Setup of sierra:
==> flow/design.v (excerpt) <==
module Classic_Pong_Top (
    input clk_i,
    input rst_i,
    input UART_RX_i,
    input sw1_i,
    input sw2_i,
    input sw3_i,
    input sw4_i,
    output VGA_Hsync_o,
    output VGA_Vsync_o,
    output VGA_Red_0_o,
    output VGA_Red_1_o,
    output VGA_Red_2_o,
    output VGA_Grn_0_o,
    output VGA_Grn_1_o,
    output VGA_Grn_2_o,
    output VGA_Blu_0_o,
    output VGA_Blu_1_o,
    output VGA_Blu_2_o
);
make LEC_CHECK=0 CAP_MARGIN=20 CELL_PAD_IN_SITES_GLOBAL_PLACEMENT=2 CORE_ASPECT_RATIO=0.61 CORE_MARGIN=2 CORE_UTILIZATION=20 CTS_CLUSTER_DIAMETER=147 CTS_CLUSTER_SIZE=19 GPL_ROUTABILITY_DRIVEN=0 MAX_ROUTING_LAYER=met4 PLACE_DENSITY=0.6 SETUP_SLACK_MARGIN=0.87 SLEW_MARGIN=20 finish   # period 9.01 ns
run.sh (not shown) runs the stock make flow with config.mk's settings and CLKGATE_MAP_FILE=.
No stage failed in sierra, and the final checks on the layout all came back clean.
Inputs modified between sierra and willow:
- CORE_ASPECT_RATIO: 0.61 -> unset
- CTS_CLUSTER_SIZE: 19 -> unset
- SETUP_SLACK_MARGIN: 0.87 -> unset
- CTS_CLUSTER_DIAMETER: 147 -> unset
- CELL_PAD_IN_SITES_GLOBAL_PLACEMENT: 2 -> unset
- GPL_ROUTABILITY_DRIVEN: 0 -> unset
- MAX_ROUTING_LAYER: met4 -> unset
- CORE_UTILIZATION: 20 -> 40
- the clock period (ns, I/O delays scaled along): 9.01 -> 12.1
==> results <==
sierra ended with every stage complete and zero timing, DRC or antenna violations.
willow: full flow OK, the timing, design-rule and antenna checks passed
Via density per instance (higher): willow
Cell total after placement, sierra and willow: lower on willow
Diff sierra -> willow: clock power share shows an increase of 11 points; first-pass GRT wire length shows a reduction of about 10%; post-detailed-placement cell area shows a reduction of 4.3%; core utilization of the finished layout shows an increase of 22 points; area of the chip shows a reduction of 49%.
Relative to sierra, the power of willow is lower by about 9%.
Worst path setup slack after routing: willow vs sierra up 2.71 ns
diff inputs: willow => juniper
- clearing PLACE_DENSITY, which used to be 0.6
- swapping 40 for 64 in CORE_UTILIZATION
- swapping 12.1 for 19.4 in the clock period (ns, I/O delays scaled along)
Between willow and juniper, cell area after layout decreased. Compare juniper and willow | share of total power consumed by net switching higher: willow. Clock insertion delay at the later pin of the skew report: juniper vs willow down 0.02 ns. On post-route fraction of the period consumed by the critical path: between juniper and willow, it ends up higher for willow. juniper and willow ended up with nearly the same relative area of non-clock buffer cells in the final design. Changes observed in juniper relative to willow: leakage power summed over all cells roughly the same; total power lower; clock power lower; global-route usage higher.
Here is what was changed in the inputs of amber compared with juniper.
- CORE_UTILIZATION now 40, was 64
- PLACE_DENSITY now 0.6, previously not set
- the clock period (ns, I/O delays scaled along) now 40.0, was 19.4
Findings:
- amber reports its timing endpoint of the critical path as VGA_Grn_2_o while juniper reports Pong_Top_Inst.P2_Inst.Paddle_Count_r[21].
- In the final reports, the cell area of amber is larger than that of juniper.
- The sequential share of layout area of amber falls short of that of juniper by 0.73 points.
- Combined buffer and inverter count along the critical path: higher on juniper
- Of juniper and amber, juniper shows the higher instance count on the critical path, with amber below it.
- juniper vs amber, master of the slowest instance on the critical path: sky130_fd_sc_hd__nand2_2 vs sky130_fd_sc_hd__clkdlybuf4s50_1
Setup changes, amber to onyx
- an added SETUP_SLACK_MARGIN of 0.28
- a change of the clock period (ns, I/O delays scaled along) from 40.0 to 9.56
### Flow results
For amber and onyx, there was not a single run that failed to finish clean. | longest individual stage delay on the worst path | onyx vs amber | 0.16 ns higher |. Total length of routed wires: amber vs onyx, no meaningful difference. Clock skew, amber and onyx, higher one = amber.
Input changes introduced in indigo (baseline for comparison: onyx):
- CTS_CLUSTER_DIAMETER: unset -> 285
- CORE_UTILIZATION: 40 -> 65
- ABC_AREA: unset -> 1
- SETUP_SLACK_MARGIN: 0.28 -> unset
- the clock period (ns, I/O delays scaled along): 9.56 -> 18.2
Notes after the runs:
In the metrics for onyx and indigo, the one carrying the higher tap cell instance count is onyx. Sequential share of layout area on indigo is down relative to onyx. indigo against onyx; area of all placed cells without fillers is up by a little under 10%.

run 1:
Starting RTL as in the previous note.
make LEC_CHECK=0 CAP_MARGIN=30 CELL_PAD_IN_SITES_GLOBAL_PLACEMENT=0 CORE_MARGIN=6 CORE_UTILIZATION=68 GPL_TIMING_DRIVEN=0 HOLD_SLACK_MARGIN=0.07 MIN_ROUTING_LAYER=met1 PLACE_DENSITY_LB_ADDON=0.11 SLEW_MARGIN=40 TNS_END_PERCENT=50 finish   # period 5.95 ns
Run 1: PASS, flow complete, no timing, DRC or antenna violations
The following lists how run 2 was set up differently from run 1:
Settings: a deleted HOLD_SLACK_MARGIN that had been 0.07; a deleted MIN_ROUTING_LAYER that had been met1; a deleted PLACE_DENSITY_LB_ADDON that had been 0.11; a deleted CELL_PAD_IN_SITES_GLOBAL_PLACEMENT that had been 0; a deleted TNS_END_PERCENT that had been 50; a deleted GPL_TIMING_DRIVEN that had been 0; a change of SLEW_MARGIN from 40 to 20; a change of CORE_MARGIN from 6 to 2; a change of CAP_MARGIN from 30 to 20; a change of CORE_UTILIZATION from 68 to 66; a change of the clock period (ns, I/O delays scaled along) from 5.95 to 10.7.
Notes after the runs:
- The higher critical path depth came out of run 1.
- Between run 2 and run 1, it is run 2 whose final RePlAce weighted congestion is lower, by 1.2%.
- Run 2 vs. run 1: met2 wire length down about 13%, vertical die dimension down about 3.4%, setup slack up 4900 ps.
- Die size improves in run 2 relative to run 1.
- Compared run 2 vs run 1, and cell area after placement is down in run 2.
#### Input delta (run 3 over run 2)
Settings: SETUP_SLACK_MARGIN: unset -> 1.57; PLACE_DENSITY_LB_ADDON: unset -> 0.01; CORE_UTILIZATION: 66 -> 72; the clock period (ns, I/O delays scaled along): 10.7 -> 5.31.
--- outcome ---
Comparing run 3 and run 2, the higher worst hold slack is on run 2. Area added between synthesis and finish of run 2 is on par with run 3. Count of library flops with an enable pin came out exactly the same in run 3 and run 2. Re final count of pins violating max slew: no difference whatsoever between run 3 and run 2. Looking at setup skew after layout across run 3 and run 2, the one that comes out higher is run 2.

Classic_Pong_Top again, from the RTL that the note above started with.
Design Classic_Pong_Top, start of the top module:
module Classic_Pong_Top (
    input clk_i,
    input rst_i,
    input UART_RX_i,
    input sw1_i,
    input sw2_i,
    input sw3_i,
    input sw4_i,
    output VGA_Hsync_o,
    output VGA_Vsync_o,
    output VGA_Red_0_o,
    output VGA_Red_1_o,
    output VGA_Red_2_o,
    output VGA_Grn_0_o,
    output VGA_Grn_1_o,
    output VGA_Grn_2_o,
    output VGA_Blu_0_o,
    output VGA_Blu_1_o,
    output VGA_Blu_2_o
);
Settings: LEC_CHECK=0, ABC_AREA=0, CAP_MARGIN=15, CORE_MARGIN=9, CORE_UTILIZATION=71, CTS_CLUSTER_DIAMETER=307, HOLD_SLACK_MARGIN=0.28, PLACE_DENSITY_LB_ADDON=0.27, SLEW_MARGIN=35, TNS_END_PERCENT=95; clock period 13.1 ns.
The starting point completed without violations.
Then changed:
Settings changed: ABC_AREA 0 to 1, CORE_MARGIN 9 to 2, CORE_UTILIZATION 71 to 65, CTS_CLUSTER_DIAMETER 307 to 285, HOLD_SLACK_MARGIN 0.28 to not set, PLACE_DENSITY set to 0.6, PLACE_DENSITY_LB_ADDON 0.27 to not set, SLEW_MARGIN 35 to 20, TNS_END_PERCENT 95 to not set.
Clock period 13.1 ns to 12.2 ns, I/O delays scaled along.
Result:
- global-route usage goes up by 4.2 points
- via count goes up by 25%
- setup slack gets worse by 0.73 ns
- routed wire length goes up by 18%
- clock skew hardly moves
Then changed:
Settings changed: ABC_AREA 1 to not set, CAP_MARGIN 15 to 20, CORE_UTILIZATION 65 to 64, CTS_CLUSTER_DIAMETER 285 to not set.
Clock period 12.2 ns to 9.56 ns, I/O delays scaled along.
Final area shrinks by about 9%.
Die area shrinks by 8.8%.
Combinational power grows by 10%.
Synthesized cell count shrinks by 27%.
Clock power grows by 41%.
Then changed:
Settings changed: CORE_UTILIZATION 64 to 72, CTS_CLUSTER_SIZE set to 100, TNS_END_PERCENT set to 5.
Clock period 9.56 ns to 17.7 ns, I/O delays scaled along.
Die area is lower by 11%. Register-to-register slack gains 8.1 ns. Global-route usage is higher by 2.6 points.

## v26
Classic_Pong_Top again, from the RTL that the note above started with.
==> flow/config.mk <==
export PLATFORM = sky130hd
export DESIGN_NAME = Classic_Pong_Top
export DESIGN_NICKNAME = Classic_Pong_Top
export VERILOG_FILES = /design/flow/design.v
export SDC_FILE = /design/flow/constraint.sdc
export NUM_CORES = 4
export LEC_CHECK = 0
export CAP_MARGIN = 30
export CELL_PAD_IN_SITES_GLOBAL_PLACEMENT = 0
export CORE_ASPECT_RATIO = 0.59
export CORE_MARGIN = 6
export CORE_UTILIZATION = 37
export GPL_ROUTABILITY_DRIVEN = 0
export GPL_TIMING_DRIVEN = 0
export MIN_ROUTING_LAYER = met1
export PLACE_DENSITY_LB_ADDON = 0.11
export SETUP_SLACK_MARGIN = 0.55
export SLEW_MARGIN = 40
export TNS_END_PERCENT = 30
==> flow/constraint.sdc <==
create_clock -name core_clock -period 5.95 [get_ports {clk_i}]
set_input_delay 1.1900 -clock core_clock [delete_from_list [all_inputs] [get_ports {clk_i}]]
set_output_delay 1.1900 -clock core_clock [all_outputs]
set_load 0.01 [all_outputs]
What v2 does differently from v26 at the input level:
Settings: PLACE_DENSITY_LB_ADDON removed (was 0.11); MIN_ROUTING_LAYER removed (was met1); SLEW_MARGIN changed from 40 to 20; GPL_ROUTABILITY_DRIVEN removed (was 0); CORE_UTILIZATION changed from 37 to 66; SETUP_SLACK_MARGIN removed (was 0.55); CAP_MARGIN changed from 30 to 20; CORE_MARGIN changed from 6 to 2; GPL_TIMING_DRIVEN removed (was 0); CORE_ASPECT_RATIO removed (was 0.59); CELL_PAD_IN_SITES_GLOBAL_PLACEMENT removed (was 0); TNS_END_PERCENT removed (was 30); the clock period (ns, I/O delays scaled along) changed from 5.95 to 10.9.
Notes after the runs:
As of v2, count of buffers not belonging to the clock network in the layout had fallen by more than half compared to v26.
Share of the cycle needed by the critical path after routing in v2 is 32 points below v26.
Diff v2..v26 | yosys-reported design area after synthesis | unchanged
[compare] base=v26 new=v2: overall routed net length fell 15%; static leakage power -about 1.6%; die size fell by 47%; combined global-route utilization of all metal layers climbed 9.8 points.
Final cell utilization of the core delta for v2 relative to v26: 30 points higher
Here is what was changed in the inputs of v8 compared with v2.
Settings: SETUP_SLACK_MARGIN now 1.58, previously not set; CORE_UTILIZATION now 72, was 66; the clock period (ns, I/O delays scaled along) now 5.31, was 10.9.
==> comparison <==
- v8 against v2: setup slack went down, XOR/XNOR share of the synthesized area did not really move, fraction of area in registers went up.
- VGA_Blu_0_o as the endpoint of the worst setup timing path was reported by v2, and Pong_Top_Inst.Ball_Inst.Ball_Y_o[5]$_SDFFE_PP0N_ by v8.
Power and IR drop assume default switching activity.
